## alu_top
module alu_top(CLK, OP1, OP2, OPRN, OUT, ZERO);
	input CLK;
	input [31:0] OP1;
	input [31:0] OP2;
	input [5:0] OPRN;
	output [31:0] OUT;
	output ZERO;
	reg [31:0] op1_q, op2_q;
	reg [5:0] oprn_q;
	reg [31:0] out_q;
	reg zero_q;
	wire [31:0] alu_out;
	wire alu_zero;
	ALU alu_inst(alu_out, alu_zero, op1_q, op2_q, oprn_q);
	always @(posedge CLK) begin
		op1_q <= OP1;
		op2_q <= OP2;
		oprn_q <= OPRN;
		out_q <= alu_out;
		zero_q <= alu_zero;
	end
	assign OUT = out_q;
	assign ZERO = zero_q;
endmodule
For scale: about 100 flip-flops, about 100 I/O pins, about 24000 um^2 of cells after synthesis.
clock: 29.5 ns
lec_check: 0
abc_area: 1
cap_margin: 20
cell_pad_in_sites_global_placement: 1
core_aspect_ratio: 0.5
core_margin: 2
core_utilization: 40
cts_cluster_diameter: 348
cts_cluster_size: 100
place_density: 0.9
setup_slack_margin: 1.98
slew_margin: 0
tns_end_percent: 30
run.sh (not shown) runs the stock make flow with config.mk's settings and CLKGATE_MAP_FILE=.
Then changed:
ABC_AREA = 0   (was 1)
CORE_UTILIZATION = 22   (was 40)
PLACE_DENSITY = not set   (was 0.9)
After rerunning: Final area grows by about 2.6%; worst setup slack is worse by 0.13 ns; die size increases by about 80%; worst hold slack improves by 0.14 ns; fmax went down by 0.46%; cell count went up by about 1%.
Then changed:
ABC_AREA = 1   (was 0)
CELL_PAD_IN_SITES_GLOBAL_PLACEMENT = not set   (was 1)
CORE_ASPECT_RATIO = not set   (was 0.5)
CORE_UTILIZATION = 48   (was 22)
CTS_CLUSTER_DIAMETER = 354   (was 348)
MAX_ROUTING_LAYER = met4   (was not set)
SETUP_SLACK_MARGIN = not set   (was 1.98)
SLEW_MARGIN = 20   (was 0)
TNS_END_PERCENT = 15   (was 30)
After rerunning:
- clock skew is lower by 0.0097 ns
- setup slack degrades by 0.50 ns
- utilization rises by 27 points
- critical path depth is higher by 1
Then changed:
ABC_AREA = not set   (was 1)
CAP_MARGIN = 30   (was 20)
CORE_MARGIN = 6   (was 2)
CORE_UTILIZATION = 40   (was 48)
CTS_CLUSTER_DIAMETER = not set   (was 354)
CTS_CLUSTER_SIZE = not set   (was 100)
GPL_TIMING_DRIVEN = 0   (was not set)
MAX_ROUTING_LAYER = not set   (was met4)
SETUP_SLACK_MARGIN = 3.43   (was not set)
TNS_END_PERCENT = not set   (was 15)
Result:
- worst setup slack got worse by 0.21 ns
- count of clock-buffer cells in the layout does not change
- die size rose by about 24%
- utilization fell by 5.3 points
- worst hold slack improved by 0.18 ns
- global-route usage rose by 2.1 points
- routed wire length rose by about 40%
- register-to-register slack got worse by 0.21 ns
- clock skew rose by 0.030 ns
- via count is about the same
- synthesized area fell by 2.6%

alu_top again, from the RTL that the note above started with.
make LEC_CHECK=0 CAP_MARGIN=20 CORE_MARGIN=2 CORE_UTILIZATION=65 CTS_CLUSTER_DIAMETER=240 SLEW_MARGIN=20 finish   # period 27.8 ns
The baseline ran to the end with violations: negative setup slack.
Next try:
--- a/flow/config.mk
+++ b/flow/config.mk
@@ -8,5 +8,4 @@
 export CAP_MARGIN = 20
 export CORE_MARGIN = 2
-export CORE_UTILIZATION = 65
-export CTS_CLUSTER_DIAMETER = 240
+export CORE_UTILIZATION = 40
 export SLEW_MARGIN = 20
==> flow/constraint.sdc (replaced) <==
create_clock -name core_clock -period 29.5 [get_ports {CLK}]
set_input_delay 5.9000 -clock core_clock [delete_from_list [all_inputs] [get_ports {CLK}]]
set_output_delay 5.9000 -clock core_clock [all_outputs]
set_load 0.01 [all_outputs]
Outcome:
- This time the run ran to the end with no violations
- via count goes down by 14%
- non-clock buffer count goes down by 21
- final area stays flat
- final cell count climbs by 9.1%
- hold slack loses 0.047 ns
- die area increases by 61%
- setup slack improves by 2.4 ns
- area after synthesis is unchanged
- fmax rises by 2.5%
Next try:
--- a/flow/config.mk
+++ b/flow/config.mk
@@ -7,5 +7,5 @@
 export LEC_CHECK = 0
 export CAP_MARGIN = 20
-export CORE_MARGIN = 2
+export CORE_MARGIN = 7
 export CORE_UTILIZATION = 40
 export SLEW_MARGIN = 20
==> flow/constraint.sdc (replaced) <==
create_clock -name core_clock -period 24.7 [get_ports {CLK}]
set_input_delay 4.9400 -clock core_clock [delete_from_list [all_inputs] [get_ports {CLK}]]
set_output_delay 4.9400 -clock core_clock [all_outputs]
set_load 0.01 [all_outputs]
Effect: This time the run ran to the end with violations: negative setup slack; count of clock-buffer cells in the layout does not change; routed wire length rose by about 7.5%.

alu_top again, from the RTL that the note above started with.
Design alu_top, start of the top module:
module alu_top(CLK, OP1, OP2, OPRN, OUT, ZERO);
	input CLK;
	input [31:0] OP1;
	input [31:0] OP2;
	input [5:0] OPRN;
	output [31:0] OUT;
	output ZERO;
	reg [31:0] op1_q, op2_q;
	reg [5:0] oprn_q;
	reg [31:0] out_q;
	reg zero_q;
	wire [31:0] alu_out;
	wire alu_zero;
	ALU alu_inst(alu_out, alu_zero, op1_q, op2_q, oprn_q);
	always @(posedge CLK) begin
		op1_q <= OP1;
		op2_q <= OP2;
		oprn_q <= OPRN;
		out_q <= alu_out;
		zero_q <= alu_zero;
	end
	assign OUT = out_q;
	assign ZERO = zero_q;
endmodule
clock: 24.6 ns
lec_check: 0
abc_area: 1
cap_margin: 0
core_margin: 2
core_utilization: 71
cts_cluster_diameter: 250
cts_cluster_size: 89
gpl_timing_driven: 1
min_routing_layer: met1
setup_slack_margin: -1.78
slew_margin: 10
tns_end_percent: 5
The starting point aborted during global routing (5_1_grt) (GRT-0116).
==> next run, changes <==
==> flow/config.mk (replaced) <==
export PLATFORM = sky130hd
export DESIGN_NAME = alu_top
export DESIGN_NICKNAME = alu_top
export VERILOG_FILES = /design/flow/design.v
export SDC_FILE = /design/flow/constraint.sdc
export NUM_CORES = 4
export LEC_CHECK = 0
export CAP_MARGIN = 20
export CORE_MARGIN = 2
export CORE_UTILIZATION = 71
export PLACE_DENSITY_LB_ADDON = 0.02
export SETUP_SLACK_MARGIN = 4.5
export SLEW_MARGIN = 20
==> flow/constraint.sdc (replaced) <==
create_clock -name core_clock -period 31.9 [get_ports {CLK}]
set_input_delay 6.3800 -clock core_clock [delete_from_list [all_inputs] [get_ports {CLK}]]
set_output_delay 6.3800 -clock core_clock [all_outputs]
set_load 0.01 [all_outputs]
The changed run died in global routing (5_1_grt), error GRT-0232.
Synthesized area went down by 2.6%.
Die area is lower by 2.5%.
Synthesized cell count shrinks by 19%.
